## config.mk

```make
export PLATFORM = sky130hd
export DESIGN_NAME = top
export DESIGN_NICKNAME = top
export VERILOG_FILES = /design/flow/design.v
export SDC_FILE = /design/flow/constraint.sdc
export NUM_CORES = 4
export LEC_CHECK = 0
export ABC_AREA = 1
export CAP_MARGIN = 20
export CELL_PAD_IN_SITES_GLOBAL_PLACEMENT = 0
export CORE_ASPECT_RATIO = 1.22
export CORE_MARGIN = 2
export CORE_UTILIZATION = 72
export CTS_CLUSTER_DIAMETER = 26
export CTS_CLUSTER_SIZE = 46
export GPL_ROUTABILITY_DRIVEN = 1
export PLACE_DENSITY_LB_ADDON = 0.19
export SETUP_SLACK_MARGIN = 0.51
export SLEW_MARGIN = 25
export TNS_END_PERCENT = 100
```

## design.v

```verilog
`timescale 1ns / 1ps
module digits(
    input clk,
    input reset,
	input [2:0] state,
    input [5:0] seconds, minutes,
    input [4:0] hours,
    output reg [3:0] ones,
    output reg [3:0] tens,
    output reg [3:0] hundreds,
    output reg [3:0] thousands
    );
    always @(posedge clk or posedge reset)
    begin
        if (reset) begin
            ones <= 0;
            tens <= 0;
            hundreds <= 0;
            thousands <= 0;
        end 
        else begin
			if(state==0 || state==1 || state==4) begin
				ones <= minutes % 10;
				tens <= minutes / 10;
				hundreds <= hours % 10;
				thousands <= hours / 10;
			end
			else if(state==2 || state==3) begin
				ones <= seconds % 10;
				tens <= seconds / 10;
				hundreds <= minutes % 10;
				thousands <= minutes / 10;
			end
        end
    end
endmodule
`timescale 1ns / 1ps
module seven_seg(
    input clk_100MHz,
    input por,
    input reset,
    input [2:0] state,
    input start_stop,
    input inc,
    input tm_state,
	input sw_state,
	input alarm_state,
	input [31:0] scount,
    input [1:0] edit_place,
    input [3:0] ones,
    input [3:0] tens,
    input [3:0] hundreds,
    input [3:0] thousands,
    output reg [0:6] seg,       
    output reg [3:0] digit     
    );
    parameter ZERO  = 7'b000_0001;  
    parameter ONE   = 7'b100_1111;  
    parameter TWO   = 7'b001_0010;  
    parameter THREE = 7'b000_0110;  
    parameter FOUR  = 7'b100_1100;  
    parameter FIVE  = 7'b010_0100; 
    parameter SIX   = 7'b010_0000;  
    parameter SEVEN = 7'b000_1111;
    parameter EIGHT = 7'b000_0000;  
    parameter NINE  = 7'b000_0100;  
    reg [1:0] digit_select;      
    reg [16:0] digit_timer;      
     reg sclk;
     integer count;
     always @(posedge clk_100MHz) begin
          if(por) begin
              count<=0;
              sclk<=0;
          end
          else if(count==24) begin 
              count<=0;
              sclk<=~sclk;
          end 
          else count<=count+1;
     end
    always @(posedge clk_100MHz or posedge reset) begin
        if(reset) begin
            digit_select <= 0;
            digit_timer <= 0; 
        end
        else if(por) begin
            digit_select <= 0;
            digit_timer <= 0;
        end
        else                                         
            if(digit_timer == 3 ) begin 
                digit_timer <= 0;                    
                digit_select <=  digit_select + 1;
            end
            else
                digit_timer <=  digit_timer + 1;
    end
    always @(digit_select) begin
        case(digit_select) 
            2'b00 : digit = 4'b1110;  
            2'b01 : digit = 4'b1101;  
            2'b10 : digit = 4'b1011;  
            2'b11 : digit = 4'b0111;  
        endcase
    end
    always @* begin
        seg = 7'b111_1111;
        case(digit_select)
            2'b00 : begin 
						if(state==0 && alarm_state==1 && start_stop && scount>1) begin  
                            if(sclk==1'b0) begin
                                seg=7'b111_1111;
                            end
                            else begin
                                case(ones)
                                    4'b0000 : seg = ZERO;
                                    4'b0001 : seg = ONE;
                                    4'b0010 : seg = TWO;
                                    4'b0011 : seg = THREE;
                                    4'b0100 : seg = FOUR;
                                    4'b0101 : seg = FIVE;
                                    4'b0110 : seg = SIX;
                                    4'b0111 : seg = SEVEN;
                                    4'b1000 : seg = EIGHT;
                                    4'b1001 : seg = NINE;
                                endcase
                            end
                        end
						else if(state==0 && inc && scount>14) begin  
                            if(sclk==1'b0) begin
                                seg=7'b111_1111;
                            end
                            else begin
                                case(ones)
                                    4'b0000 : seg = ZERO;
                                    4'b0001 : seg = ONE;
                                    4'b0010 : seg = TWO;
                                    4'b0011 : seg = THREE;
                                    4'b0100 : seg = FOUR;
                                    4'b0101 : seg = FIVE;
                                    4'b0110 : seg = SIX;
                                    4'b0111 : seg = SEVEN;
                                    4'b1000 : seg = EIGHT;
                                    4'b1001 : seg = NINE;
                                endcase
                            end
                        end
                        else if(state==1  && edit_place==0) begin
                            if(sclk==1'b0) begin
                                seg=7'b111_1111;
                            end
                            else begin
                                case(ones)
                                    4'b0000 : seg = ZERO;
                                    4'b0001 : seg = ONE;
                                    4'b0010 : seg = TWO;
                                    4'b0011 : seg = THREE;
                                    4'b0100 : seg = FOUR;
                                    4'b0101 : seg = FIVE;
                                    4'b0110 : seg = SIX;
                                    4'b0111 : seg = SEVEN;
                                    4'b1000 : seg = EIGHT;
                                    4'b1001 : seg = NINE;
                                endcase
                            end
                        end
                        else if(state==1  && edit_place==2) begin
                            if(sclk==1'b0) begin
                                seg=7'b111_1111;
                            end
                            else begin
                                case(ones)
                                    4'b0000 : seg = ZERO;
                                    4'b0001 : seg = ONE;
                                    4'b0010 : seg = TWO;
                                    4'b0011 : seg = THREE;
                                    4'b0100 : seg = FOUR;
                                    4'b0101 : seg = FIVE;
                                    4'b0110 : seg = SIX;
                                    4'b0111 : seg = SEVEN;
                                    4'b1000 : seg = EIGHT;
                                    4'b1001 : seg = NINE;
                                endcase
                            end
                        end
                        else if(state==2 && tm_state==0 &&  edit_place==0) begin
                            if(sclk==1'b0) begin
                                seg=7'b111_1111;
                            end
                            else begin
                                case(ones)
                                    4'b0000 : seg = ZERO;
                                    4'b0001 : seg = ONE;
                                    4'b0010 : seg = TWO;
                                    4'b0011 : seg = THREE;
                                    4'b0100 : seg = FOUR;
                                    4'b0101 : seg = FIVE;
                                    4'b0110 : seg = SIX;
                                    4'b0111 : seg = SEVEN;
                                    4'b1000 : seg = EIGHT;
                                    4'b1001 : seg = NINE;
                                endcase
                            end
                        end
						else if(state==3 && sw_state==0) begin
                            if(sclk==1'b0) begin
                                seg=7'b111_1111;
                            end
                            else begin
                                case(ones)
                                    4'b0000 : seg = ZERO;
                                    4'b0001 : seg = ONE;
                                    4'b0010 : seg = TWO;
                                    4'b0011 : seg = THREE;
                                    4'b0100 : seg = FOUR;
                                    4'b0101 : seg = FIVE;
                                    4'b0110 : seg = SIX;
                                    4'b0111 : seg = SEVEN;
                                    4'b1000 : seg = EIGHT;
                                    4'b1001 : seg = NINE;
                                endcase
                            end
                        end
						else if(state==4 && alarm_state==0 &&  edit_place==0) begin
                            if(sclk==1'b0) begin
                                seg=7'b111_1111;
                            end
                            else begin
                                case(ones)
                                    4'b0000 : seg = ZERO;
                                    4'b0001 : seg = ONE;
                                    4'b0010 : seg = TWO;
                                    4'b0011 : seg = THREE;
                                    4'b0100 : seg = FOUR;
                                    4'b0101 : seg = FIVE;
                                    4'b0110 : seg = SIX;
                                    4'b0111 : seg = SEVEN;
                                    4'b1000 : seg = EIGHT;
                                    4'b1001 : seg = NINE;
                                endcase
                            end
                        end
                        else begin
                            case(ones)
                                4'b0000 : seg = ZERO;
                                4'b0001 : seg = ONE;
                                4'b0010 : seg = TWO;
                                4'b0011 : seg = THREE;
                                4'b0100 : seg = FOUR;
                                4'b0101 : seg = FIVE;
                                4'b0110 : seg = SIX;
                                4'b0111 : seg = SEVEN;
                                4'b1000 : seg = EIGHT;
                                4'b1001 : seg = NINE;
                            endcase
                        end
            end               
            2'b01 : begin      
						if(state==0 && alarm_state==1 && start_stop && scount>1) begin
                            if(sclk==1'b0) begin
                                seg=7'b111_1111;
                            end
                            else begin
                                case(tens)
                                    4'b0000 : seg = ZERO;
                                    4'b0001 : seg = ONE;
                                    4'b0010 : seg = TWO;
                                    4'b0011 : seg = THREE;
                                    4'b0100 : seg = FOUR;
                                    4'b0101 : seg = FIVE;
                                    4'b0110 : seg = SIX;
                                    4'b0111 : seg = SEVEN;
                                    4'b1000 : seg = EIGHT;
                                    4'b1001 : seg = NINE;
                                endcase
                            end
                        end
						else if(state==0 && inc && scount>14) begin  
                            if(sclk==1'b0) begin
                                seg=7'b111_1111;
                            end
                            else begin
                                case(tens)
                                    4'b0000 : seg = ZERO;
                                    4'b0001 : seg = ONE;
                                    4'b0010 : seg = TWO;
                                    4'b0011 : seg = THREE;
                                    4'b0100 : seg = FOUR;
                                    4'b0101 : seg = FIVE;
                                    4'b0110 : seg = SIX;
                                    4'b0111 : seg = SEVEN;
                                    4'b1000 : seg = EIGHT;
                                    4'b1001 : seg = NINE;
                                endcase
                            end
                        end
                        else if(state==1 && edit_place==0) begin
                            if(sclk==1'b0) begin
                                seg=7'b111_1111;
                            end
                            else begin
                                case(tens)
                                    4'b0000 : seg = ZERO;
                                    4'b0001 : seg = ONE;
                                    4'b0010 : seg = TWO;
                                    4'b0011 : seg = THREE;
                                    4'b0100 : seg = FOUR;
                                    4'b0101 : seg = FIVE;
                                    4'b0110 : seg = SIX;
                                    4'b0111 : seg = SEVEN;
                                    4'b1000 : seg = EIGHT;
                                    4'b1001 : seg = NINE;
                                endcase
                            end
                        end
                        else if(state==1  && edit_place==2) begin
                            if(sclk==1'b0) begin
                                seg=7'b111_1111;
                            end
                            else begin
                                case(tens)
                                    4'b0000 : seg = ZERO;
                                    4'b0001 : seg = ONE;
                                    4'b0010 : seg = TWO;
                                    4'b0011 : seg = THREE;
                                    4'b0100 : seg = FOUR;
                                    4'b0101 : seg = FIVE;
                                    4'b0110 : seg = SIX;
                                    4'b0111 : seg = SEVEN;
                                    4'b1000 : seg = EIGHT;
                                    4'b1001 : seg = NINE;
                                endcase
                            end
                        end
                        else if(state==2 && tm_state==0 && edit_place==0) begin
                            if(sclk==1'b0) begin
                                seg=7'b111_1111;
                            end
                            else begin
                                case(tens)
                                    4'b0000 : seg = ZERO;
                                    4'b0001 : seg = ONE;
                                    4'b0010 : seg = TWO;
                                    4'b0011 : seg = THREE;
                                    4'b0100 : seg = FOUR;
                                    4'b0101 : seg = FIVE;
                                    4'b0110 : seg = SIX;
                                    4'b0111 : seg = SEVEN;
                                    4'b1000 : seg = EIGHT;
                                    4'b1001 : seg = NINE;
                                endcase
                            end
                        end
						else if(state==3 && sw_state==0) begin
                            if(sclk==1'b0) begin
                                seg=7'b111_1111;
                            end
                            else begin
                                case(tens)
                                    4'b0000 : seg = ZERO;
                                    4'b0001 : seg = ONE;
                                    4'b0010 : seg = TWO;
                                    4'b0011 : seg = THREE;
                                    4'b0100 : seg = FOUR;
                                    4'b0101 : seg = FIVE;
                                    4'b0110 : seg = SIX;
                                    4'b0111 : seg = SEVEN;
                                    4'b1000 : seg = EIGHT;
                                    4'b1001 : seg = NINE;
                                endcase
                            end
                        end
						else if(state==4 && alarm_state==0 &&  edit_place==0) begin
                            if(sclk==1'b0) begin
                                seg=7'b111_1111;
                            end
                            else begin
                                case(tens)
                                    4'b0000 : seg = ZERO;
                                    4'b0001 : seg = ONE;
                                    4'b0010 : seg = TWO;
                                    4'b0011 : seg = THREE;
                                    4'b0100 : seg = FOUR;
                                    4'b0101 : seg = FIVE;
                                    4'b0110 : seg = SIX;
                                    4'b0111 : seg = SEVEN;
                                    4'b1000 : seg = EIGHT;
                                    4'b1001 : seg = NINE;
                                endcase
                            end
                        end
                        else begin
                            case(tens)
                                4'b0000 : seg = ZERO;
                                4'b0001 : seg = ONE;
                                4'b0010 : seg = TWO;
                                4'b0011 : seg = THREE;
                                4'b0100 : seg = FOUR;
                                4'b0101 : seg = FIVE;
                                4'b0110 : seg = SIX;
                                4'b0111 : seg = SEVEN;
                                4'b1000 : seg = EIGHT;
                                4'b1001 : seg = NINE;
                            endcase
                        end
                    end
            2'b10 : begin   
						if(state==0 && alarm_state==1 && start_stop && scount>1) begin  
                            if(sclk==1'b0) begin
                                seg=7'b111_1111;
                            end
                            else begin
                                case(hundreds)
                                    4'b0000 : seg = ZERO;
                                    4'b0001 : seg = ONE;
                                    4'b0010 : seg = TWO;
                                    4'b0011 : seg = THREE;
                                    4'b0100 : seg = FOUR;
                                    4'b0101 : seg = FIVE;
                                    4'b0110 : seg = SIX;
                                    4'b0111 : seg = SEVEN;
                                    4'b1000 : seg = EIGHT;
                                    4'b1001 : seg = NINE;
                                endcase
                            end
                        end
						else if(state==0 && inc && scount>14) begin  
                            if(sclk==1'b0) begin
                                seg=7'b111_1111;
                            end
                            else begin
                                case(hundreds)
                                    4'b0000 : seg = ZERO;
                                    4'b0001 : seg = ONE;
                                    4'b0010 : seg = TWO;
                                    4'b0011 : seg = THREE;
                                    4'b0100 : seg = FOUR;
                                    4'b0101 : seg = FIVE;
                                    4'b0110 : seg = SIX;
                                    4'b0111 : seg = SEVEN;
                                    4'b1000 : seg = EIGHT;
                                    4'b1001 : seg = NINE;
                                endcase
                            end
                        end
                        else if(state==1  && edit_place==1) begin
                            if(sclk==1'b0) begin
                                seg=7'b111_1111;
                            end
                            else begin
                                case(hundreds)
                                    4'b0000 : seg = ZERO;
                                    4'b0001 : seg = ONE;
                                    4'b0010 : seg = TWO;
                                    4'b0011 : seg = THREE;
                                    4'b0100 : seg = FOUR;
                                    4'b0101 : seg = FIVE;
                                    4'b0110 : seg = SIX;
                                    4'b0111 : seg = SEVEN;
                                    4'b1000 : seg = EIGHT;
                                    4'b1001 : seg = NINE;
                                endcase
                            end
                        end
                        else if(state==1  && edit_place==3) begin
                            if(sclk==1'b0) begin
                                seg=7'b111_1111;
                            end
                            else begin
                                case(hundreds)
                                    4'b0000 : seg = ZERO;
                                    4'b0001 : seg = ONE;
                                    4'b0010 : seg = TWO;
                                    4'b0011 : seg = THREE;
                                    4'b0100 : seg = FOUR;
                                    4'b0101 : seg = FIVE;
                                    4'b0110 : seg = SIX;
                                    4'b0111 : seg = SEVEN;
                                    4'b1000 : seg = EIGHT;
                                    4'b1001 : seg = NINE;
                                endcase
                            end
                        end
                        else if(state==2 && tm_state==0 && edit_place==1) begin
                            if(sclk==1'b0) begin
                                seg=7'b111_1111;
                            end
                            else begin
                                case(hundreds)
                                    4'b0000 : seg = ZERO;
                                    4'b0001 : seg = ONE;
                                    4'b0010 : seg = TWO;
                                    4'b0011 : seg = THREE;
                                    4'b0100 : seg = FOUR;
                                    4'b0101 : seg = FIVE;
                                    4'b0110 : seg = SIX;
                                    4'b0111 : seg = SEVEN;
                                    4'b1000 : seg = EIGHT;
                                    4'b1001 : seg = NINE;
                                endcase
                            end
                        end
						else if(state==3 && sw_state==0) begin
                            if(sclk==1'b0) begin
                                seg=7'b111_1111;
                            end
                            else begin
                                case(hundreds)
                                    4'b0000 : seg = ZERO;
                                    4'b0001 : seg = ONE;
                                    4'b0010 : seg = TWO;
                                    4'b0011 : seg = THREE;
                                    4'b0100 : seg = FOUR;
                                    4'b0101 : seg = FIVE;
                                    4'b0110 : seg = SIX;
                                    4'b0111 : seg = SEVEN;
                                    4'b1000 : seg = EIGHT;
                                    4'b1001 : seg = NINE;
                                endcase
                            end
                        end
						else if(state==4 && alarm_state==0 && edit_place==1) begin
                            if(sclk==1'b0) begin
                                seg=7'b111_1111;
                            end
                            else begin
                                case(hundreds)
                                    4'b0000 : seg = ZERO;
                                    4'b0001 : seg = ONE;
                                    4'b0010 : seg = TWO;
                                    4'b0011 : seg = THREE;
                                    4'b0100 : seg = FOUR;
                                    4'b0101 : seg = FIVE;
                                    4'b0110 : seg = SIX;
                                    4'b0111 : seg = SEVEN;
                                    4'b1000 : seg = EIGHT;
                                    4'b1001 : seg = NINE;
                                endcase
                            end
                        end
                        else begin
                            case(hundreds)
                                4'b0000 : seg = ZERO;
                                4'b0001 : seg = ONE;
                                4'b0010 : seg = TWO;
                                4'b0011 : seg = THREE;
                                4'b0100 : seg = FOUR;
                                4'b0101 : seg = FIVE;
                                4'b0110 : seg = SIX;
                                4'b0111 : seg = SEVEN;
                                4'b1000 : seg = EIGHT;
                                4'b1001 : seg = NINE;
                            endcase
                        end
                    end
            2'b11 : begin     
						if(state==0 && alarm_state==1 && start_stop && scount>1) begin  
                            if(sclk==1'b0) begin
                                seg=7'b111_1111;
                            end
                            else begin
                                case(thousands)
                                    4'b0000 : seg = ZERO;
                                    4'b0001 : seg = ONE;
                                    4'b0010 : seg = TWO;
                                    4'b0011 : seg = THREE;
                                    4'b0100 : seg = FOUR;
                                    4'b0101 : seg = FIVE;
                                    4'b0110 : seg = SIX;
                                    4'b0111 : seg = SEVEN;
                                    4'b1000 : seg = EIGHT;
                                    4'b1001 : seg = NINE;
                                endcase
                            end
                        end
						else if(state==0 && inc && scount>14) begin  
                            if(sclk==1'b0) begin
                                seg=7'b111_1111;
                            end
                            else begin
                                case(thousands)
                                    4'b0000 : seg = ZERO;
                                    4'b0001 : seg = ONE;
                                    4'b0010 : seg = TWO;
                                    4'b0011 : seg = THREE;
                                    4'b0100 : seg = FOUR;
                                    4'b0101 : seg = FIVE;
                                    4'b0110 : seg = SIX;
                                    4'b0111 : seg = SEVEN;
                                    4'b1000 : seg = EIGHT;
                                    4'b1001 : seg = NINE;
                                endcase
                            end
                        end
                        else if(state==1  && edit_place==1) begin
                            if(sclk==1'b0) begin
                                seg=7'b111_1111;
                            end
                            else begin
                                case(thousands)
                                    4'b0000 : seg = ZERO;
                                    4'b0001 : seg = ONE;
                                    4'b0010 : seg = TWO;
                                    4'b0011 : seg = THREE;
                                    4'b0100 : seg = FOUR;
                                    4'b0101 : seg = FIVE;
                                    4'b0110 : seg = SIX;
                                    4'b0111 : seg = SEVEN;
                                    4'b1000 : seg = EIGHT;
                                    4'b1001 : seg = NINE;
                                endcase
                            end
                        end
                        else if(state==1  && edit_place==3) begin
                            if(sclk==1'b0) begin
                                seg=7'b111_1111;
                            end
                            else begin
                                case(thousands)
                                    4'b0000 : seg = ZERO;
                                    4'b0001 : seg = ONE;
                                    4'b0010 : seg = TWO;
                                    4'b0011 : seg = THREE;
                                    4'b0100 : seg = FOUR;
                                    4'b0101 : seg = FIVE;
                                    4'b0110 : seg = SIX;
                                    4'b0111 : seg = SEVEN;
                                    4'b1000 : seg = EIGHT;
                                    4'b1001 : seg = NINE;
                                endcase
                            end
                        end
                        else if(state==2 && tm_state==0 && edit_place==1) begin
                            if(sclk==1'b0) begin
                                seg=7'b111_1111;
                            end
                            else begin
                                case(thousands)
                                    4'b0000 : seg = ZERO;
                                    4'b0001 : seg = ONE;
                                    4'b0010 : seg = TWO;
                                    4'b0011 : seg = THREE;
                                    4'b0100 : seg = FOUR;
                                    4'b0101 : seg = FIVE;
                                    4'b0110 : seg = SIX;
                                    4'b0111 : seg = SEVEN;
                                    4'b1000 : seg = EIGHT;
                                    4'b1001 : seg = NINE;
                                endcase
                            end
                        end
						else if(state==3 && sw_state==0) begin
                            if(sclk==1'b0) begin
                                seg=7'b111_1111;
                            end
                            else begin
                                case(thousands)
                                    4'b0000 : seg = ZERO;
                                    4'b0001 : seg = ONE;
                                    4'b0010 : seg = TWO;
                                    4'b0011 : seg = THREE;
                                    4'b0100 : seg = FOUR;
                                    4'b0101 : seg = FIVE;
                                    4'b0110 : seg = SIX;
                                    4'b0111 : seg = SEVEN;
                                    4'b1000 : seg = EIGHT;
                                    4'b1001 : seg = NINE;
                                endcase
                            end
                        end
						else if(state==4 && alarm_state==0 && edit_place==1) begin
                            if(sclk==1'b0) begin
                                seg=7'b111_1111;
                            end
                            else begin
                                case(thousands)
                                    4'b0000 : seg = ZERO;
                                    4'b0001 : seg = ONE;
                                    4'b0010 : seg = TWO;
                                    4'b0011 : seg = THREE;
                                    4'b0100 : seg = FOUR;
                                    4'b0101 : seg = FIVE;
                                    4'b0110 : seg = SIX;
                                    4'b0111 : seg = SEVEN;
                                    4'b1000 : seg = EIGHT;
                                    4'b1001 : seg = NINE;
                                endcase
                            end
                        end
                        else begin
                            case(thousands)
                                4'b0000 : seg = ZERO;
                                4'b0001 : seg = ONE;
                                4'b0010 : seg = TWO;
                                4'b0011 : seg = THREE;
                                4'b0100 : seg = FOUR;
                                4'b0101 : seg = FIVE;
                                4'b0110 : seg = SIX;
                                4'b0111 : seg = SEVEN;
                                4'b1000 : seg = EIGHT;
                                4'b1001 : seg = NINE;
                            endcase
                        end
                    end
        endcase
    end
endmodule
module top(input clk, por, reset, start_stop, mode, edit_shift, inc, output reg buzzer, output [0:6] seg,output [3:0] digit,output reg [4:0] mode_value);
reg [1:0] edit_place;
reg [5:0] seconds,minutes;
reg [4:0] hours;
reg [5:0] seconds_temp,minutes_temp;
reg [4:0] hours_temp;
reg [5:0] al_minutes;
reg [4:0] al_hours;
reg [4:0] day_temp;
reg [3:0] month_temp;
wire [3:0] ones,tens,hundreds,thousands;
parameter clock = 0;
parameter edit =1;
parameter timer =2; 
parameter stop_watch=3;
parameter alarm=4;
parameter tm_stop=0;
parameter tm_start=1;
parameter sw_stop=0;
parameter sw_start=1;
parameter alarm_off=0;
parameter alarm_on=1;
reg tm_state, tm_nstate;
reg sw_state, sw_nstate;
reg alarm_state, alarm_nstate;
reg [2:0] state, nstate;   
reg trigger;
reg sclk;
integer count;
reg[31:0] scount;
reg[31:0] a_count;
digits digits_1(clk,reset,state,seconds,minutes,hours,ones,tens,hundreds,thousands);
seven_seg seven_seg_1(clk,por,reset,state,start_stop,inc,tm_state,sw_state,alarm_state,scount,edit_place,ones,tens,hundreds,thousands,seg,digit);
 always @(posedge clk) begin
     if(por) begin
         count<=0;
         sclk<=0;
     end
     else if(count==49) begin 
         count<=0;
         sclk<=~sclk;
     end 
     else count<=count+1;
 end
 always @(posedge clk) begin
  if(por) begin
	seconds_temp<=0;
	minutes_temp<=0;
	hours_temp<=0;
	buzzer<=0;
	a_count<=0;
  end
  else begin
	if(state==edit) begin
		if(edit_place==0 || edit_place==1) begin
			if (reset==1 && scount==16) begin
				hours_temp<=hours;
				minutes_temp<=minutes;
				seconds_temp<=seconds;
			end
			else if (inc==1 && scount==16) begin
				hours_temp<=hours;
				minutes_temp<=minutes;
			end
		end
	end
	if(sclk==1'b1 && count==0) begin  
		seconds_temp<=seconds_temp + 1; 
		if(seconds_temp==59) begin 
			seconds_temp<=0;  
			minutes_temp<=minutes_temp + 1;
			if(minutes_temp==59) begin 
				minutes_temp<=0; 
				hours_temp<=hours_temp + 1; 
			   if(hours_temp==23) begin  
					hours_temp<=0; 
				end 
			end
		end     
	end
	if(hours_temp==al_hours && minutes_temp==al_minutes && alarm_state==alarm_on) begin
		if(seconds_temp==0)
			buzzer<=1;
		else if(start_stop && buzzer==1) begin
			if(a_count<15)
				a_count<=a_count + 1;
			else if(start_stop && a_count==15) begin
				buzzer<=0;
				a_count<=a_count + 1;
			end
			else
				a_count<=a_count + 1;		
		end
		else
			a_count<=0;
	end
	else begin
		a_count<=0;
		buzzer<=0;
	end
  end
 end
always @(posedge clk) begin
    if(por)
        mode_value<=5'b10000;
    else if(state==clock)
        mode_value<=5'b10000;
    else if(state==edit)
        mode_value<=5'b01000;
    else if(state==timer)
        mode_value<=5'b00100;
    else if(state==stop_watch)
        mode_value<=5'b00010;
	else if(state==alarm)
        mode_value<=5'b00001;
end
always@(posedge clk) begin
  if(por) begin
	day_temp<=1;
	month_temp<=1;
  end
  else begin
	if(state==edit) begin
		if(edit_place==2 || edit_place==3) begin
			if (reset==1 && scount==16) begin
				day_temp<=hours;
				month_temp<=minutes;
			end
			else if (inc==1 && scount==16) begin
				day_temp<=hours;
				month_temp<=minutes;
			end
		end
	end
	if(seconds_temp==59 && minutes_temp==59 && hours_temp==23 && sclk==1 && count==49) begin
		day_temp<=day_temp + 1;
		if(month_temp==2 && day_temp==28) begin
			day_temp<=1;
			month_temp<=month_temp + 1;
		end
		else if(day_temp== (30+(month_temp & 1)^(month_temp>7))) begin 
			day_temp<=1;
			month_temp<=month_temp + 1;
			if(month_temp==12) 
				month_temp<=1;
		end
	end
  end
end
always @(posedge(clk)) begin
  if(por) begin
	edit_place<=0;
	seconds<=0;
	minutes<=0;
	hours<=0;
	al_minutes<=0;
	al_hours<=0;
	tm_state<=tm_stop;
	tm_nstate<=tm_stop;
	sw_state<=sw_stop;
	sw_nstate<=sw_stop;
	alarm_state<=alarm_off;
	alarm_nstate<=alarm_off;
	state<=clock;
	nstate<=clock;
	trigger<=0;
	scount<=0;
  end
  else
	case(state)
	clock: begin
		if(mode) begin
            if(scount<15)  
                scount<=scount+1;
            else begin
                if(mode && scount==15) begin  
					nstate<=edit;
					trigger<=1; 
                    scount<=scount+1;
                end
                else begin
					nstate<=nstate;
                    scount<=scount+1;
                end
            end
        end
		else if(alarm_state==alarm_on && start_stop) begin
			if(scount<15)
					scount<=scount + 1;
				else begin
					hours<=al_hours;
					minutes<=al_minutes;
				end
		end
		else if(inc) begin 
			if(scount<15)
				scount<=scount + 1;
			else begin
				hours<=day_temp;
				minutes<=month_temp;
			end
		end
		else begin
		    scount<=0;
			state<=nstate;
			hours<=hours_temp;
			minutes<=minutes_temp;
			seconds<=seconds_temp;
			alarm_state<=alarm_nstate;
		end
	end
	edit: begin
		if(trigger) begin
			edit_place<=0;
			trigger<=0;
		end
		if(reset) begin 
			if(scount<15)  
				scount<=scount+1;
			else begin
				if(reset && scount==15) begin  
					if(edit_place==0 || edit_place==1) begin
						seconds<=0;
						minutes<=0;
						hours<=0;
					end
					else begin
						hours<=1;
						minutes<=1;
					end
					scount<=scount+1;
				end
				else begin
					scount<=scount+1;
				end
			end
		end
		else if(mode) begin
			if(scount<15)  
				scount<=scount+1;
			else begin
				if(mode && scount==15) begin  
					nstate<=timer;
					scount<=scount+1;
				end
				else begin
					nstate<=nstate;
					scount<=scount+1;
					trigger<=1;
				end
			end
		end
		else if(edit_shift) begin
			if(scount<15)  
				scount<=scount+1;
			else begin
				if(edit_shift && scount==15) begin  
					scount<=scount+1;
					if(edit_place<3)
						edit_place<=edit_place + 1;
					else
						edit_place<=0;
				end
				else begin
					scount<=scount+1;
					edit_place<=edit_place;
				end
			end
		end
		else if(inc) begin
			if(scount<15)  
				scount<=scount+1;
			else begin
				if(inc && scount==15) begin  
					if(edit_place==0) begin  
						if(minutes<59)
							minutes<=minutes+1;
						else
							minutes<=0;
					end
					else if(edit_place==1) begin  
						if(hours<23)
							hours<=hours+1;
						else
							hours<=0;
					end 
					else if(edit_place==2) begin  
						if(minutes<12)
							minutes<=minutes + 1;
						else
							minutes<=1;
					end
					else if(edit_place==3) begin  
						if(minutes==2) begin
							if(hours<28)
								hours<=hours + 1;
							else
								hours<=1;
						end
						else begin
							if(hours < (30+(month_temp & 1)^(month_temp>7)))
								hours<=hours + 1;
							else
								hours<=1;
						end
					end
					scount<=scount+1;
				end
				else begin
					scount<=scount+1;
				end
			end
		end
		else begin
			if(edit_place==0 || edit_place==1) begin
				if(minutes!=minutes_temp || hours!=hours_temp) begin
					minutes<=minutes_temp;
					hours<=hours_temp;
				end
			end
			else begin
				if(minutes!=month_temp || hours!=day_temp) begin
					minutes<=month_temp;
					hours<=day_temp;
				end
			end
			scount<=0;
			if (nstate==timer)
				trigger<=1;
			state<=nstate;
		end
	  end
	timer: begin
		if(trigger) begin
			edit_place<=0;
			minutes<=0;
			seconds<=0;
			trigger<=0;
		end
		case(tm_state)
			tm_stop: begin
				if(reset == 1'b1) begin 
					if(scount<15)  
						scount<=scount+1;
					else begin
						if(reset && scount==15) begin  
							seconds<=0;
							minutes<=0;
							scount<=scount+1;
						end
						else begin
							seconds<=seconds;
							minutes<=minutes;
							scount<=scount+1;
						end
					end
				end
				else if(mode) begin
					if(scount<15)  
						scount<=scount+1;
					else begin
						if(mode && scount==15) begin   
							nstate<=stop_watch;
							trigger<=1;
							scount<=scount+1;
						end
						else begin
							nstate<=nstate;
							scount<=scount+1;
						end
					end
				end
				else if(inc) begin
					if(scount<15)  
						scount<=scount+1;
					else begin
						if(inc && scount==15) begin  
							if(edit_place==1) begin
								if(minutes<60)
									minutes<=minutes+1;
								else
									minutes<=0;
							end 
							else begin
								if(seconds<59)
									seconds<=seconds+1;
								else
									seconds<=0;
							end
							scount<=scount+1;
						end
						else begin
							scount<=scount+1;
							minutes<=minutes;
							seconds<=seconds;
						end
					end
				end
				else if(edit_shift) begin
					if(scount<15)  
						scount<=scount+1;
					else begin
						if(edit_shift && scount==15) begin  
							scount<=scount+1;
							if(edit_place<1)
								edit_place<=edit_place + 1;
							else
								edit_place<=0;
						end
						else begin
							edit_place<=edit_place;
							scount<=scount+1;
						end
					end
				end
				else if(start_stop) begin
					if(scount<15)  
						scount<=scount+1;
					else begin
						if(start_stop && scount==15) begin  
							tm_nstate<=tm_start;
							scount<=scount+1;
						end
						else begin
							tm_nstate<=tm_nstate;
							scount<=scount+1;
						end
					end
				end
				else begin
					scount<=0;
					if (nstate==stop_watch)
						trigger<=1;
					state<=nstate;
					tm_state<=tm_nstate;
				end
			end
			tm_start: begin
				if(start_stop) begin
					if(scount<15)  
						scount<=scount+1;
					else begin
						if(start_stop && scount==15) begin  
							tm_nstate<=tm_stop;
							scount<=scount+1;
						end
						else begin
							tm_nstate<=tm_nstate;
							scount<=scount+1;
						end
					end
				end
				else begin
					scount<=0;
					tm_state<=tm_nstate;
					if(sclk==1'b1 && count==0 && tm_nstate==tm_start) begin  
						if(minutes>0) begin
							if(seconds>0) 
								seconds<=seconds-1;
							else begin
								minutes<=minutes-1;
								seconds<=6'd59;
							end
						end
						else begin
							if(seconds==0) begin
							    tm_nstate<=tm_stop;
								seconds<=seconds;
								minutes<=minutes;
							end
							else
								seconds<=seconds-1;
						end		
					end
				end
			end
			default: begin
				tm_state<=tm_stop;
				seconds<=seconds;
				minutes<=minutes;
			end
		endcase
		end
		stop_watch: begin
			if(trigger) begin
				edit_place<=0;
				minutes<=0;
				seconds<=0;
				trigger<=0;
			end
			case(sw_state)
			sw_stop: begin
				if(reset == 1'b1) begin 
					if(scount<15)  
						scount<=scount+1;
					else begin
						if(reset && scount==15) begin  
							seconds<=0;
							minutes<=0;
							scount<=scount+1;
						end
						else begin
							seconds<=seconds;
							minutes<=minutes;
							scount<=scount+1;
						end
					end
				end
				else if(mode) begin
					if(scount<15)  
						scount<=scount+1;
					else begin
						if(mode && scount==15) begin   
							nstate<=alarm;
							scount<=scount+1;
						end
						else begin
							nstate<=nstate;
							scount<=scount+1;
							trigger<=1;
						end
					end
				end
				else if(start_stop) begin
					if(scount<15)  
						scount<=scount+1;
					else begin
						if(start_stop && scount==15) begin  
							sw_nstate<=sw_start;
							scount<=scount+1;
						end
						else begin
							sw_nstate<=sw_nstate;
							scount<=scount+1;
						end
					end
				end
				else begin
					scount<=0;
					if (nstate==alarm)
						trigger<=1;
					state<=nstate;
					sw_state<=sw_nstate;
				end
			end
			sw_start: begin
				if(start_stop) begin
					if(scount<15)  
						scount<=scount+1;
					else begin
						if(start_stop && scount==15) begin  
							sw_nstate<=sw_stop;
							scount<=scount+1;
						end
						else begin
							sw_nstate<=sw_nstate;
							scount<=scount+1;
						end
					end
				end
				else begin
					scount<=0;
					sw_state<=sw_nstate;
					if(sclk==1'b1 && count==0 && sw_nstate==sw_start) begin  
						if(minutes<59) begin
							if(seconds<59) 
								seconds<=seconds+1;
							else begin
								minutes<=minutes+1;
								seconds<=6'd00;
							end
						end
						else begin
							if(seconds==6'd59) begin
							    sw_nstate<=sw_stop;
								seconds<=seconds;
								minutes<=minutes;
							end
							else
								seconds<=seconds+1;
						end		
					end
				end
			end
			default: begin
				sw_state<=sw_stop;
				seconds<=seconds;
				minutes<=minutes;
			end
			endcase
		end
		alarm: begin
			if(trigger) begin
				edit_place<=0;
				minutes<=al_minutes;
				hours  <=al_hours;
				trigger<=0;
			end
			case(alarm_state)
				alarm_off: begin
					if(mode) begin
						if(scount<15)  
							scount<=scount+1;
						else begin
							if(mode && scount==15) begin   
								nstate<=clock;
								scount<=scount+1;
							end
							else begin
								nstate<=nstate;
								scount<=scount+1;
							end
						end
					end
					else if(start_stop) begin
						if(scount<15)  
							scount<=scount+1;
						else begin
							if(start_stop && scount==15) begin  
								alarm_nstate<=alarm_on;
								scount<=scount+1;
							end
							else begin
								alarm_nstate<=alarm_nstate;
								scount<=scount+1;
							end
						end
					end
					else if(inc) begin
						if(scount<15)  
							scount<=scount+1;
						else begin
							if(inc && scount==15) begin  
								if(edit_place==1) begin
									if(hours<23)
										hours<=hours+1;
									else
										hours<=0;
								end 
								else if(edit_place==0) begin
									if(minutes<59)
										minutes<=minutes+1;
									else
										minutes<=0;
								end
								scount<=scount+1;
							end
							else begin
								scount<=scount+1;
							end
						end
					end
					else if(edit_shift) begin
						if(scount<15)  
							scount<=scount+1;
						else begin
							if(edit_shift && scount==15) begin  
								scount<=scount+1;
								if(edit_place<1)
									edit_place<=edit_place + 1;
								else
									edit_place<=0;
							end
							else begin
								edit_place<=edit_place;
								scount<=scount+1;
							end
						end
					end
					else begin
						scount<=0;
						al_minutes<=minutes;
						al_hours<=hours;
						state<=nstate;
						alarm_state<=alarm_nstate;
					end
				end
				alarm_on: begin
					if(mode) begin
						if(scount<15)  
							scount<=scount+1;
						else begin
							if(mode && scount==15) begin   
								nstate<=clock;
								scount<=scount+1;
							end
							else begin
								nstate<=nstate;
								scount<=scount+1;
							end
						end
					end
					else if(start_stop) begin
						if(scount<15)  
							scount<=scount+1;
						else begin
							if(start_stop && scount==15) begin  
								alarm_nstate<=alarm_off;
								scount<=scount+1;
							end
							else begin
								alarm_nstate<=alarm_nstate;
								scount<=scount+1;
							end
						end
					end
					else begin
						scount<=0;
						state<=nstate;
						alarm_state<=alarm_nstate;
					end
				end
			endcase
		end
		default: begin
			state<=clock;
			seconds<=seconds;
			minutes<=minutes;
			hours<=hours;
		end
	endcase
end
endmodule
```

## run.sh

```bash
#!/bin/bash
# the make line also repeats each setting of config.mk as NAME=value (left out here)
make -C /OpenROAD-flow-scripts/flow DESIGN_CONFIG=/design/flow/config.mk WORK_HOME=/design/flow/orfs CLKGATE_MAP_FILE= finish
```

## constraint.sdc

```tcl
create_clock -name core_clock -period 4.21 [get_ports {clk}]
set_input_delay 0.8420 -clock core_clock [delete_from_list [all_inputs] [get_ports {clk}]]
set_output_delay 0.8420 -clock core_clock [all_outputs]
set_load 0.01 [all_outputs]
```

==> results of run 1 <==
[stage by stage]
stage	total power, µW	std cells	hold slack, ns	utilization
3_3_place_gp	3860	3311	0.440	0.756
5_1_grt	9420	3450	0.504	0.856
6_report	9190	3450	0.470	0.856
4_1_cts	8970	3433	0.475	0.849
2_1_floorplan	3450	3020	0.430	-
3_5_place_dp	3900	3311	0.468	0.756
[per-layer routing]
| metal | track usage | part of all wire | vias to the layer above |
|---|---|---|---|
| met3 | 0.163 | 0.14 | 968 |
| met4 | 0.482 | 0.12 | 4 |
| met2 | 0.843 | 0.43 | 2493 |
| li1 | - | - | 10100 |
| met5 | 0 | 0.00048 | - |
| met1 | 0.569 | 0.31 | 10400 |
[layout make-up]
cell class	instances	area, µm²	share of cell area
well taps	330	413	0.0191
inverters	408	1540	0.0711
clock inverters	36	577	0.0267
repair buffers	94	752	0.0348
clock buffers	73	1590	0.0736
flip-flops and latches	238	4960	0.230
multi-input cells	2271	11800	0.545
[what timing repair did]
item	CTS	global route
hold buffers	0	0
endpoints found under the setup margin	7	7
gates resized	45	44
pin swaps	7	11
cloned	0	0
buffers inserted	13	17
==> run summary, run 1 <==
Physical design

Setup repair after global routing could not meet its margin everywhere. The simple-gate share of the synthesized area stands at 0.353. STA puts the critical path data arrival time at 2.94 ns.

The most common cell in the synthesized netlist is nand2_1. The DRC violations left stands at 0. The path class of the tightest hold or removal check is flop to flop.

The core region is 25200 µm². The required time at the worst endpoint is listed as 3.37 ns. The maximum number of pins on one net before global-route repair stands at 61. The buffer levels on the longest clock path stands at 3.

Detailed placement ended at an HPWL of 44800 µm. The routed design shows a via density per instance of 6.95. The pin closest to its max-slew limit shows a slew of 0.967 ns.

The yosys stat cell total stands at 3020. The summed standard-cell area reported by yosys stands at 18600 µm². The post-synthesis mux area share stands at 0. dfxtp_1 takes more of the synthesized area than any other cell. For reference, the critical path is captured by seg[4]. The commonest cells after synthesis are 719 x nand2_1, 384 x inv_1, 297 x nor2_1, 232 x o21ai_0, 217 x a21oi_1. The count of TritonRoute iterations in the first routing pass stands at 22. The first global-routing pass estimated 117000 µm of wire. The launch point of the worst register-to-register path is recorded as scount[1]. The clock network latency to the later pin of the worst-skew pair stands at 0.60 ns. Endpoints failing hold in the final report were tallied at 0. The share of total power dissipated in combinational logic is 0.180. Among the non-sequential cells, simple AND/OR/NAND/NOR gates take the most area. The achievable clock frequency stands at 264 MHz. Overall routing resource usage recorded by global route was 0.534.

The XOR/XNOR share of the synthesized area stands at 0.0447. The synthesized netlist net count stands at 3093. The number of antenna violations at the first check in global routing came to 1. The number of H-tree branching levels stands at 2. The number of max-cap violations stands at 0.

During placement, the flow inserted port buffers numbering 23. The cell sitting at the root of the clock tree is a clkbuf_16. The number of storage elements in the synthesis netlist stands at 238.

The number of setup violations in the final report stands at 0. The synthesis log from Yosys contains 3 warnings. Setup total negative slack on the finished layout was measured at 0 ns.

The total cell area at the placement stage stands at 19100 µm². The die is 181 µm tall. The cell count after synthesis came out at 3020. The number of top-level pins stands at 24. The synthesized netlist contains 62 unique library cells. The number of global-route vias before repair was 23400. The minimum setup slack in the final design stands at 0.425 ns.

The total congestion overflow stands at 0. The minimum setup slack after placement stands at 0.147 ns. STA classifies the critical path startpoint as a flop.

The endpoint of the worst hold path is reported as seven_seg_1.digit_timer[0]. The cell-mix breakdown from Yosys lists the adder-cell area share as 0.0445. The sequential power stands at 2460 µW. The slowest stage of the critical path belongs to the cell dfxtp_1. The synthesis report gives the async set-or-reset register share as 0.139. The net switching power in the latest report is 2780 µW. STA shows the worst reg2reg path with a cell count of 12. The critical path goes through nor2_1 > nand3_1 > nor2_2 > nand3_4 > nor2_4 > a21oi_1 > nor2_1 > nand4_1 > nand2_4 > buf_12 > nand2_1 > nand2_1 > nand3_1 > nand2_1 > nand2_1 > dlygate4sd2_1. Per Yosys stat, the portion of area used by sequential elements is 0.266. STA reports a reg2reg setup slack of 0.64 ns. The number of DRC violations after detailed-routing iteration 0 stands at 4700. The worst setup path is captured at an output port. The critical path is of the flop to output port type. Of the available clock period, the critical path in the final layout requires 0.899. The run finished with no timing, DRC or antenna violations. The endpoint identified for the worst register-to-register timing path is minutes[1]. The area overhead of the layout relative to synthesis stands at 16.4%. The switching portion of total power comes to 0.302. The worst hold path stage count stands at 1. Per STA, the worst path accumulates the most delay in the family simple AND/OR/NAND/NOR gates.

The number of clock sinks stands at 238. The leakage component of the power was reported as 0.00958 µW. According to the floorplan log, the row count is 64. The highest fanout seen on the critical path stands at 7. For reference, the top cells by area after synthesis are dfxtp_1 22%, nand2_1 15%, inv_1 7.8%, o21ai_0 6.3%, nor2_1 6.0%.

Counting the fill cells in the layout gives 1447. The congestion estimate from routability-driven global placement came to 1.11. The combinational gate power stands at 1660 µW. The maximum resistive drop on vdd stands at 0.408 mV. The clock tree skew after final layout stands at 0.0234 ns.

The post-route cell area stands at 21600 µm². By instance count, the cell type seen most on the critical path is nand2_1. For this configuration, the core starts out at a cell density of 0.736.

The detailed-route wire length per cell stands at 21.8 µm. The post-synth count of flops with an enable pin is 0. The floorplan die area stands at 27100 µm². Of the total power, registers draw 0.268. The worst path buffer plus inverter count stands at 2.

In this run the worst setup path begins at scount[12]. TritonCTS built the clock tree. The number of diodes stands at 0. Post-synth the commonest register cell is dfxtp_1. The part of the total power dissipated in the clock network stands at 0.552. Per the final report, max-transition violations number 0.

The share of the synthesized area in the top cell type stands at 0.221. Measured against its own limit, the worst slew margin works out to 0.353. In this run the most critical hold path is launched from seven_seg_1.digit_timer[0]. The finished design was reported to have a net count of 3144. In the power breakdown, the internal column shows 6420 µW. The x dimension of the die stands at 149 µm. The largest incremental delay on the critical path stands at 0.36 ns. The dominant power group in this design is the clock network.

The clock-net power stands at 5070 µW. The number of warnings reported in the stage logs is 71. Per the detail_route report, the via count comes to 24000. The time the worst path needs with I/O delays and setup stands at 3.78 ns. The critical path depth in cells stands at 16. Of the total synthesized cell area, the portion taken by AND-OR and OR-AND cells is 0.186. A synthesized cell averages 6.15 µm².

Counting the buffers created by CTS gives 58. The post-detailed-route count of antenna-violating nets stands at 0. In this run the cell area of the synthesized design comes to 18600 µm².

The total power per unit cell area stands at 426 nW/µm². Per the detailed-route log, wirelength across all metal layers totals 75100 µm. The clock transition at the registers of the reported paths stands at 0.05 ns.
==> run 2: changes to the inputs <==
Settings changed: ABC_AREA 1 to not set, CELL_PAD_IN_SITES_GLOBAL_PLACEMENT 0 to not set, CORE_ASPECT_RATIO 1.22 to not set, CORE_UTILIZATION 72 to 40, CTS_CLUSTER_DIAMETER 26 to not set, CTS_CLUSTER_SIZE 46 to not set, GPL_ROUTABILITY_DRIVEN 1 to not set, PLACE_DENSITY_LB_ADDON 0.19 to not set, SETUP_SLACK_MARGIN 0.51 to 1.46, SLEW_MARGIN 25 to 20, TNS_END_PERCENT 100 to not set.
Clock period 4.21 ns to 5.05 ns, I/O delays scaled along.
==> run 2 against run 1 <==
Clock skew increased by 0.0051 ns. Sequential share of layout area is 2.6 points higher. Sequential power decreased by 21%. Core utilization fell by 40 points. Cell count fell by 15%. Routed wire length fell by 23%. Register-to-register slack better by 0.79 ns. Via count down 26%. Worst setup slack better by 0.65 ns. Count of clock-buffer cells in the layout decreased by 33. Global-route usage is 28 points lower. Largest power group unchanged. Highest routed layer is now met4.
==> run summary, run 2 <==
Physical design

The total design power stands at 4590 µW (-50%). The instance count of the mapped netlist stands at 2360 (-22%). The number of placement rows stands at 76 (+19%).

The detailed-route wire length per cell stands at 19.8 µm (-9.0%). The highest fanout seen on the critical path came to 20 (+13). Looking at the group totals, the largest power group turns out to be the clock network. The sequential power stands at 1940 µW (-21%). The post-synthesis mux area share came to 0.0324 (+0.0324). The worst setup path is launched from a flop. The clock tree skew after final layout stands at 0.0285 ns (+0.00513 ns). The number of H-tree branching levels was 1 (-1). The worst hold path stage count is 2 (+1). The number of top-level pins stands at 24 (unchanged). The critical path depth in cells stands at 11 (-5). The combinational fraction of design power stands at 0.118 (-0.062).

The relative max-transition margin was 0.276 (-0.0767). The time the worst path needs with I/O delays and setup stands at 3.98 ns. The number of setup violations in the final report stands at 0 (unchanged). The post-detailed-route count of antenna-violating nets stands at 0 (unchanged). The net switching share of the total power came to 0.274 (-0.0278). The total of hold buffers inserted after clock tree synthesis was 0 (unchanged).

TritonCTS built the clock tree. The area fraction in compound gates stands at 0.209 (+0.0229). The async set-or-reset flop fraction in the synthesized netlist stands at 0.139 (unchanged). The net total in the final layout stands at 2403 (-24%). The number of global-route vias before repair stands at 16600 (-29%). The tally of unique sky130hd cells used after synthesis stands at 93 (+50%). The part of the total power dissipated in the clock network was 0.459 (-0.093). The total power per unit cell area stands at 236 nW/µm² (-45%). The floorplan die area came to 45000 µm² (+66%). The combinational gate power came to 543 µW (-67%). The startpoint identified for the worst hold timing path is mode_value[1].

The pre-placement core utilization came to 0.404 (-0.332). The cell leakage power stands at 0.00737 µW (-23%). The count of TritonRoute iterations in the first routing pass stands at 6 (-73%). The post-synthesis instance area stands at 17300 µm² (-6.6%). The post-route clock period utilization stands at 0.787 (-0.112). The total number of warnings across the stage logs stands at 70 (-1.4%).

The number of pins exceeding their max-slew limit in the final report was 0 (unchanged). The routability congestion estimate came to 0.966 (-13%). In the synthesized netlist the dominant register cell turns out to be dfxtp_1. The data required time of the worst path stands at 4.04 ns (+0.67 ns). The transition at the pin with the smallest max-transition slack stands at 1.08 ns (+0.111 ns).

The die height stands at 212 µm (+17%). The tightest min-delay check is of the flop to flop type. The hold violation total from the final report stands at 0 (unchanged).

The number of clock sinks stands at 238 (unchanged). The internal power component was 3330 µW (-48%). In this run the critical register-to-register path is captured at digits_1.ones[2].

In this design, the largest share of critical-path delay is due to simple AND/OR/NAND/NOR gates. The total placed cells including tap cells stands at 2862 (-14%). The clock-net power came to 2110 µW (-58%). The via total after detailed routing stands at 17800 (-26%). Static timing analysis puts the maximum clock frequency at 252 MHz.

Grouping non-sequential cells by family puts the most area in simple AND/OR/NAND/NOR gates. The floorplan core area is 42900 µm² (+70%). The synthesized design spends more area on one cell type than any other, namely dfxtp_1. The net switching power figure was 1260 µW (-55%). The routed wire length stands at 58200 µm (-23%). Setup repair after global routing could not meet its margin everywhere. The share of synthesized area occupied by flip-flops and latches stands at 0.284 (+0.0188). The DRC violations left was 0 (unchanged). The critical path is of the flop to output port type. nor2_1 is the most common cell in the netlist. The flop-to-flop setup slack stands at 1.43 ns (+0.79 ns). The worst path buffer plus inverter count stands at 3 (+1). The share of the synthesized area in the top cell type stands at 0.237 (+0.0156). The global-route usage over all layers came to 0.253 (-0.281). The sequential group share of total power stands at 0.423 (+0.155). Looking at the reg2reg group, the worst path starts from state[1].

The total congestion overflow stands at 0 (unchanged). The maximum resistive drop on vdd was 0.302 mV (-26%). The clock transition at the registers of the reported paths is 0.06 ns (about the same). The placed wire-length estimate stands at 41400 µm (-7.4%). The number of cells on the worst reg-to-reg path stands at 15 (+3). The simple-gate share of the synthesized area was 0.300 (-0.0533). The worst hold slack was 0.452 ns (-0.0175 ns). The maximum number of pins on one net before global-route repair is 62 (+1.6%). The synthesized area divided by synthesized cell count stands at 7.35 µm² (+20%). The count of warnings emitted by yosys stands at 3 (unchanged). The number of diodes is 0 (unchanged). For reference, the critical path is captured by seg[1]. The non-filler instance count after layout is 2937 (-15%). The XOR/XNOR share of the synthesized area stands at 0.0717 (+0.0270). The setup TNS stands at 0 ns (unchanged). The yosys stat cell total was 2360 (-22%). The number of antenna violations at the first check in global routing came to 0 (-1). STA classifies the critical path endpoint as an output port. The critical path starts at state[0].

The run finished with no timing, DRC or antenna violations. The number of storage elements in the synthesis netlist stands at 238 (unchanged). The number of DRC violations after detailed-routing iteration 0 stands at 1831 (-61%). The post-synth tally of flip-flops with integrated enable is 0 (unchanged). The number of buffer cells added on primary ports stands at 23 (unchanged). By instance count, the cell type seen most on the critical path is a21oi_2. The endpoint of the worst hold path is reported as mode_value[1]. The summed standard-cell area reported by yosys came to 17300 µm² (-6.6%). The number of buffers created by CTS was 29 (-50%).

The signal on the critical path passes through buf_8 > or3b_2 > a21oi_2 > or2_2 > a22oi_2 > a21oi_2 > nand3b_1 > buf_4 > a21oi_2 > a31oi_1 > buf_2. Among all stages on the critical path, the largest delay is contributed by or3b_2. The main area contributors are dfxtp_1 24%, nor2_1 7.4%, a21oi_1 5.0%, dfrtp_1 4.8%, ha_1 4.8%.

The largest incremental delay on the critical path stands at 0.46 ns (+0.10 ns). The first-pass GRT wire length is 92000 µm (-21%). The adder and majority cell fraction of the synthesized area came to 0.0482 (+0.00372). The average via count per standard cell stands at 6.05 (-13%). The synthesized netlist net count stands at 2433 (-21%).

The buffer levels on the longest clock path stands at 3 (unchanged). The area overhead of the layout relative to synthesis stands at 12.3%. The data arrival time of the critical path stands at 2.97 ns (+0.03 ns).

The x dimension of the die stands at 212 µm (+42%). The number of max-cap violations was 0 (unchanged). The clock network latency to the later pin of the worst-skew pair stands at 0.58 ns (-0.02 ns). Sorting the synthesized cells by how often they occur yields 341 x nor2_1, 205 x dfxtp_1, 203 x nand2_1, 172 x a21oi_1, 137 x clkbuf_1. In this run the clock root is driven by a clkbuf_16.
run 2: area by class of cell:
| type | instances | area [µm²] |
|---|---|---|
| repair buffers | 102 | 807 |
| fillers | 4294 | 23400 |
| multi-input cells | 1878 | 11700 |
| well taps | 585 | 732 |
| flip-flops and latches | 238 | 4980 |
| clock inverters | 13 | 128 |
| inverters | 81 | 304 |
| clock buffers | 40 | 827 |
run 2: metal layers:
| metal | track usage | routed length, µm | share of wire | up-vias |
|---|---|---|---|---|
| met5 | 0 | 0 | 0 | - |
| met2 | 0.407 | 26100 | 0.45 | 727 |
| met3 | 0.0326 | 4420 | 0.076 | 135 |
| met4 | 0.105 | 2240 | 0.038 | 0 |
| li1 | - | - | - | 8443 |
| met1 | 0.343 | 25500 | 0.44 | 8451 |
run 2: what timing repair did:
action / CTS / global route
setup endpoints to repair: 29 / 19
buffers inserted: 16 / 6
gates resized: 98 / 19
pin swaps: 15 / 6
run 2: stage by stage:
| step | area [µm²] | setup WS, ns | utilization |
|---|---|---|---|
| 2_1_floorplan | 17400 | 1.47 | - |
| 3_3_place_gp | 18100 | 0.286 | 0.422 |
| 3_5_place_dp | 18100 | 0.309 | 0.422 |
| 4_1_cts | 19400 | 1.10 | 0.451 |
| 5_1_grt | 19500 | 0.938 | 0.454 |
| 6_report | 19500 | 1.07 | 0.454 |
==> run 3: changes to the inputs <==
Settings changed: CELL_PAD_IN_SITES_DETAIL_PLACEMENT set to 0, CELL_PAD_IN_SITES_GLOBAL_PLACEMENT set to 2, CORE_UTILIZATION 40 to 23, GPL_ROUTABILITY_DRIVEN set to 1, PLACE_DENSITY_LB_ADDON set to 0.2, SETUP_SLACK_MARGIN 1.46 to -1.06, TNS_END_PERCENT set to 50.
Clock period 5.05 ns to 11.3 ns, I/O delays scaled along.
==> run 3 against run 2 <==
Highest routed layer unchanged. Clock power decreased by 51%. Sequential cell count unchanged. Non-clock buffer count decreased by 35. Global-route usage decreased by 7.7 points. Worst setup slack improved by 2.1 ns. Count of clock-buffer cells in the layout increased by 12. Combinational power decreased by 54%. Worst hold slack improved by 0.011 ns. Clock skew decreased by 0.0061 ns. Sequential power decreased by 55%. Largest power group unchanged. Final area increased by 0.28%.
==> run summary, run 3 <==
Physical design

The number of storage elements in the synthesis netlist is 238 (unchanged). The number of global-route vias before repair stands at 16800 (+1.6%). The number of setup violations in the final report stands at 0 (unchanged). The post-synth tally of flip-flops with integrated enable came to 0 (unchanged). The post-CTS repair timing setup buffer count stands at 0 (-16).

Of all power groups, the one with the highest power is the clock network. The post-synthesis mux area share stands at 0.0324 (unchanged). The net switching power figure is 613 µW (-51%). The clock-net power came to 1040 µW (-51%). The path with the worst hold slack has its endpoint at seconds[0]. The worst setup path is of the input port to output port kind. The via total after detailed routing stands at 17400 (-2.2%). The setup TNS stands at 0 ns (unchanged). The sequential group share of total power stands at 0.404 (-0.019).

The most critical setup path has its endpoint at seg[5]. The total of hold buffers inserted after clock tree synthesis is 0 (unchanged). The post-synthesis instance area stands at 17300 µm² (unchanged). Looking at the critical path, the single cell with the biggest stage delay is a21oi_1.

The share of the synthesized area in the top cell type stands at 0.237 (unchanged). The post-detailed-route count of antenna-violating nets was 0 (unchanged). The yosys stat cell total stands at 2360 (unchanged). The summed standard-cell area reported by yosys is 17300 µm² (unchanged). The cell leakage power stands at 0.00714 µW (-3.1%). The first-pass GRT wire length came to 107000 µm (+16%). The sequential power stands at 869 µW (-55%). The placed wire-length estimate is 50100 µm (+21%). In the synthesized netlist the dominant register cell turns out to be dfxtp_1.

The worst setup path is launched from an input port. The async set-or-reset flop fraction in the synthesized netlist is 0.139 (unchanged). The number of max-cap violations is 0 (unchanged). By area the synthesized netlist is led by dfxtp_1 24%, nor2_1 7.4%, a21oi_1 5.0%, dfrtp_1 4.8%, ha_1 4.8%. The clock network latency to the later pin of the worst-skew pair stands at 0.56 ns (-0.02 ns). The number of buffers created by CTS was 34 (+17%). The post-route clock period utilization came to 0.718 (-0.0688). The share of synthesized area occupied by flip-flops and latches came to 0.284 (unchanged). The number of cells upsized or downsized after cts stands at 0 (-100%).

The number of H-tree branching levels stands at 2 (+1). dfxtp_1 takes more of the synthesized area than any other cell. The net total in the final layout came to 2373 (-1.2%). The die height stands at 279 µm (+31%). The detailed-route wire length per cell stands at 21.1 µm (+6.2%).

In the post-synthesis netlist, the cell with the most instances is nor2_1. The x dimension of the die is 279 µm (+31%). In this design, the largest share of critical-path delay is due to AND-OR/OR-AND gates. The number of cells on the worst reg-to-reg path stands at 15 (unchanged). The data required time of the worst path is 9.04 ns (+5.00 ns). The relative max-transition margin stands at 0.220 (-0.0565). The average via count per standard cell stands at 5.28 (-13%).

The critical path depth in cells is 10 (-1). Listed in order, past its start point the critical path passes clkdlybuf4s50_1 > buf_4 > and2_1 > o21ai_0 > o21ai_0 > a31oi_1 > a21oi_1 > o21ai_0 > a41oi_1 > clkdlybuf4s50_1. Per the CTS log, the root buffer master is clkbuf_16. The tightest min-delay check is of the flop to flop type. The largest incremental delay on the critical path was 0.73 ns (+0.27 ns).

The global-route usage over all layers is 0.176 (-0.0774). The run finished with no timing, DRC or antenna violations. The number of antenna violations at the first check in global routing stands at 0 (unchanged). The highest fanout seen on the critical path stands at 26 (+30%). The adder and majority cell fraction of the synthesized area stands at 0.0482 (unchanged).

The synthesis run identifies the leading combinational cell family as simple AND/OR/NAND/NOR gates. In this run the critical register-to-register path is launched from state[0]. The transition at the pin with the smallest max-transition slack is 1.15 ns (+0.0762 ns). The XOR/XNOR share of the synthesized area stands at 0.0717 (unchanged). The flow reports an fmax of 123 MHz. The most numerous cell type found on the critical path is o21ai_0. The total area of sequential cells stands at 4930 µm² (-1.1%).

The number of pins exceeding their max-slew limit in the final report stands at 0 (unchanged). The flop-to-flop setup slack stands at 6.75 ns (+5.32 ns). The number of placement rows stands at 100 (+32%). The routability congestion estimate stands at 0.862 (-11%).

The simple-gate share of the synthesized area was 0.300 (unchanged). The net switching share of the total power is 0.285 (+0.0106). The commonest cells after synthesis are 341 x nor2_1, 205 x dfxtp_1, 203 x nand2_1, 172 x a21oi_1, 137 x clkbuf_1. The synthesized area divided by synthesized cell count stands at 7.35 µm² (unchanged). The synthesized netlist net count is 2433 (unchanged). The count of TritonRoute iterations in the first routing pass came to 5 (-1).

The worst path buffer plus inverter count was 3 (unchanged). The number of buffer cells added on primary ports stands at 23 (unchanged). The count of warnings emitted by yosys was 3 (unchanged). The maximum resistive drop on vdd stands at 0.0922 mV (-70%).

The endpoint identified for the worst register-to-register timing path is digits_1.ones[2]. Setup repair after global routing left no endpoint under its margin. The buffer levels on the longest clock path stands at 3 (unchanged). The area occupied by multi-input gates stands at 11500 µm² (-1.8%).

The number of diodes is 0 (unchanged). The number of DRC violations after detailed-routing iteration 0 came to 1327 (-28%). The part of the total power dissipated in the clock network stands at 0.481 (+0.022). The total congestion overflow came to 0 (unchanged). The floorplan die area stands at 77600 µm² (+72%). The data arrival time of the critical path stands at 5.86 ns (+2.89 ns). The area overhead of the layout relative to synthesis stands at 12.6%.

The worst path in the final design needs a cycle of 8.12 ns, including I/O delays and setup. The clock tree skew after final layout was 0.0225 ns (-0.00605 ns). The combinational fraction of design power stands at 0.115 (-0.003).

The instance count of the mapped netlist is 2360 (unchanged). STA classifies the critical path endpoint as an output port. The maximum number of pins on one net before global-route repair was 60 (-3.2%).

The DRC violations left came to 0 (unchanged). The internal power component stands at 1540 µW (-54%). The area fraction in compound gates was 0.209 (unchanged). The hold violation total from the final report came to 0 (unchanged). The total power per unit cell area stands at 110 nW/µm² (-53%).

The floorplan core area came to 74600 µm² (+74%). The tally of unique sky130hd cells used after synthesis is 93 (unchanged). OpenSTA lists the critical path startpoint as start_stop.

The combinational gate power came to 248 µW (-54%). The clock transition at the registers of the reported paths stands at 0.05 ns (about the same). The worst hold slack was 0.463 ns (+0.0106 ns). The total of fill cells in the finished design stands at 8259 (+92%). The number of top-level pins was 24 (unchanged).

The total number of warnings across the stage logs stands at 68 (-2.9%). The worst hold path stage count stands at 1 (-1). The routed wire length was 69300 µm (+19%).

TritonCTS built the clock tree. The pre-placement core utilization stands at 0.233 (-0.172). The number of clock sinks came to 238 (unchanged). The launch point of the worst min-delay path is recorded as seconds[0].
[run 3: stage by stage]
step	cell area [µm²]	power (µW)	setup WS, ns	utilization	cells
3_5_place_dp	18500	1130	3.23	0.248	3233
4_1_cts	19500	2190	3.23	0.262	3292
6_report	19500	2150	3.18	0.262	3292
3_3_place_gp	18500	1140	3.32	0.248	3232
2_1_floorplan	17300	1040	4.92	-	2360
5_1_grt	19500	2250	2.85	0.262	3292
[run 3: layout make-up]
class / instances / share of cell area
clock inverter: 7 / 0.00308
timing repair buffer: 67 / 0.0285
sequential: 238 / 0.253
multi-input combinational: 1878 / 0.588
inverter: 81 / 0.0156
clock buffer: 52 / 0.0507
tap: 969 / 0.0621
[run 3: per-layer routing]
metal | track usage | share of wire | vias to the layer above | wire length, µm
li1 | - | - | 8387 | -
met1 | 0.247 | 0.48 | 8441 | 33500
met2 | 0.281 | 0.45 | 461 | 31100
met3 | 0.0227 | 0.046 | 83 | 3170
met4 | 0.0482 | 0.022 | 0 | 1520
met5 | 0 | 0 | - | 0
==> run 4: changes to the inputs <==
Settings changed: CELL_PAD_IN_SITES_DETAIL_PLACEMENT 0 to not set, CELL_PAD_IN_SITES_GLOBAL_PLACEMENT 2 to not set, CORE_UTILIZATION 23 to 56, GPL_ROUTABILITY_DRIVEN 1 to not set, PLACE_DENSITY_LB_ADDON 0.2 to not set, SETUP_SLACK_MARGIN -1.06 to 1.46, TNS_END_PERCENT 50 to not set.
Clock period 11.3 ns to 5.05 ns, I/O delays scaled along.
==> run 4 against run 3 <==
Still clean. Cell count down 17%. Synthesized cell count is the same. Total power rose by 120%. Routed wire length shrank 17%. Clock power up 110%. Non-clock buffer count rose by 29. Combinational power grew 120%. Die size down 58%. Via count up 3.5%. Clock skew rose by 0.0081 ns. Critical endpoint unchanged. Largest cell class unchanged. Largest power group unchanged.
==> run summary, run 4 <==
Physical design

The worst hold slack was 0.474 ns (+0.0110 ns). The number of buffers created by CTS stands at 28 (-18%). The combinational gate power came to 548 µW (+120%).

The clock-net power stands at 2160 µW (+110%). The maximum number of pins on one net before global-route repair was 62 (+3.3%). From synthesis to final layout, the design area changed by 11.3%. The total of hold buffers inserted after clock tree synthesis was 0 (unchanged). The total number of warnings across the stage logs came to 72 (+5.9%).

The adder and majority cell fraction of the synthesized area stands at 0.0482 (unchanged). STA classifies the critical path endpoint as an output port. The net total in the final layout is 2396 (+0.97%). The hold violation total from the final report stands at 0 (unchanged). The number of antenna violations at the first check in global routing stands at 1 (+1).

The path with the worst hold slack has its endpoint at seven_seg_1.count[0]. The share of synthesized area occupied by flip-flops and latches is 0.284 (unchanged). The part of the total power dissipated in the clock network came to 0.464 (-0.017). The placed wire-length estimate stands at 40400 µm (-19%).

The biggest area contributor in the post-synthesis netlist is dfxtp_1. The main area contributors are dfxtp_1 24%, nor2_1 7.4%, a21oi_1 5.0%, dfrtp_1 4.8%, ha_1 4.8%. The critical path depth in cells stands at 10 (unchanged). The total power per unit cell area stands at 241 nW/µm² (+120%). Following the worst setup path forward leads to its endpoint at seg[5]. TritonCTS built the clock tree. The synthesized area divided by synthesized cell count is 7.35 µm² (unchanged). The summed standard-cell area reported by yosys stands at 17300 µm² (unchanged).

The clock tree skew after final layout stands at 0.0306 ns (+0.00814 ns). The worst setup path is launched from a flop. The detailed-route wire length per cell was 20.9 µm (-0.89%). The minimum setup slack in the final design stands at 1.15 ns (-2.03 ns). The minimum setup slack after placement came to 0.443 ns (-2.79 ns). The post-synth tally of flip-flops with integrated enable stands at 0 (unchanged). The combinational fraction of design power stands at 0.118 (+0.003).

The sequential power stands at 1940 µW (+120%). Looking at the setup timing report, the critical path kind is flop to output port. The XOR/XNOR share of the synthesized area came to 0.0717 (unchanged). Looking at the clock tree report, the root buffer type is clkbuf_16. The clock transition at the registers of the reported paths was 0.06 ns (about the same). The relative max-transition margin is 0.172 (-0.0474). The share of the synthesized area in the top cell type stands at 0.237 (unchanged). The worst hold path stage count stands at 1 (unchanged). The flop-to-flop setup slack stands at 1.57 ns (-5.18 ns). The number of clock sinks is 238 (unchanged).

The number of DRC violations after detailed-routing iteration 0 stands at 1950 (+47%). The simple-gate share of the synthesized area stands at 0.300 (unchanged). According to the hold report, the worst path is of the flop to flop type. The number of storage elements in the synthesis netlist is 238 (unchanged). For the finished layout, the period the worst path requires is 3.90 ns.

The largest incremental delay on the critical path stands at 0.37 ns (-0.36 ns). The net switching power figure stands at 1250 µW (+100%). The pre-placement core utilization stands at 0.568 (+0.336). The most common cell in the synthesized netlist is nor2_1. The net switching share of the total power stands at 0.269 (-0.0154). The post-synthesis instance area was 17300 µm² (unchanged). The number of setup violations in the final report is 0 (unchanged). The x dimension of the die was 180 µm (-35%). The number of placement rows is 64 (-36%). The cell leakage power is 0.00736 µW (+3.1%). Setup repair after global routing could not meet its margin everywhere. For the worst min-delay path, the startpoint reported by OpenROAD is seven_seg_1.count[0]. The dominant power group in this design is the clock network. The sequential group share of total power came to 0.418 (+0.014). The first-pass GRT wire length stands at 91400 µm (-14%).

The worst register-to-register path begins at minutes[3]. The data arrival time of the critical path stands at 2.89 ns (-2.97 ns). The via total after detailed routing is 18000 (+3.5%). The post-detailed-route count of antenna-violating nets was 0 (unchanged). The total congestion overflow was 0 (unchanged). The count of TritonRoute iterations in the first routing pass stands at 6 (+1). The run finished with no timing, DRC or antenna violations. The internal power component came to 3400 µW (+120%).

The achievable clock frequency stands at 257 MHz.
==> run 4: metal layers <==
metal  track usage  up-vias  share of wire
li1              -     8423              -
met1         0.460     8442           0.42
met2         0.538      916           0.44
met3        0.0567      203          0.092
met4         0.151        0          0.049
met5             0        -              0
==> run 4: area by class of cell <==
type | instances | area, µm²
inverters | 81 | 308
repair buffers | 96 | 753
flip-flops and latches | 238 | 4980
multi-input cells | 1878 | 11800
well taps | 396 | 495
clock buffers | 36 | 782
diodes | 1 | 2.50
fillers | 2758 | 11200
clock inverters | 16 | 205
==> run 4: timing repair <==
action / 4_1_cts / 5_1_grt
setup endpoints to repair: 30 / 23
pin swaps: 19 / 10
resized: 100 / 27
buffers inserted: 18 / 7
==> run 4: per-stage QoR <==
stage / power, µW / std cells / area (µm²) / util
2_1_floorplan: 2320 / 2360 / 17400 / -
3_3_place_gp: 2500 / 2664 / 17800 / 0.584
3_5_place_dp: 2500 / 2664 / 17800 / 0.584
4_1_cts: 4670 / 2734 / 19200 / 0.628
5_1_grt: 4810 / 2742 / 19300 / 0.633
6_report: 4650 / 2742 / 19300 / 0.633
Power is estimated from default activity; no workload was simulated.
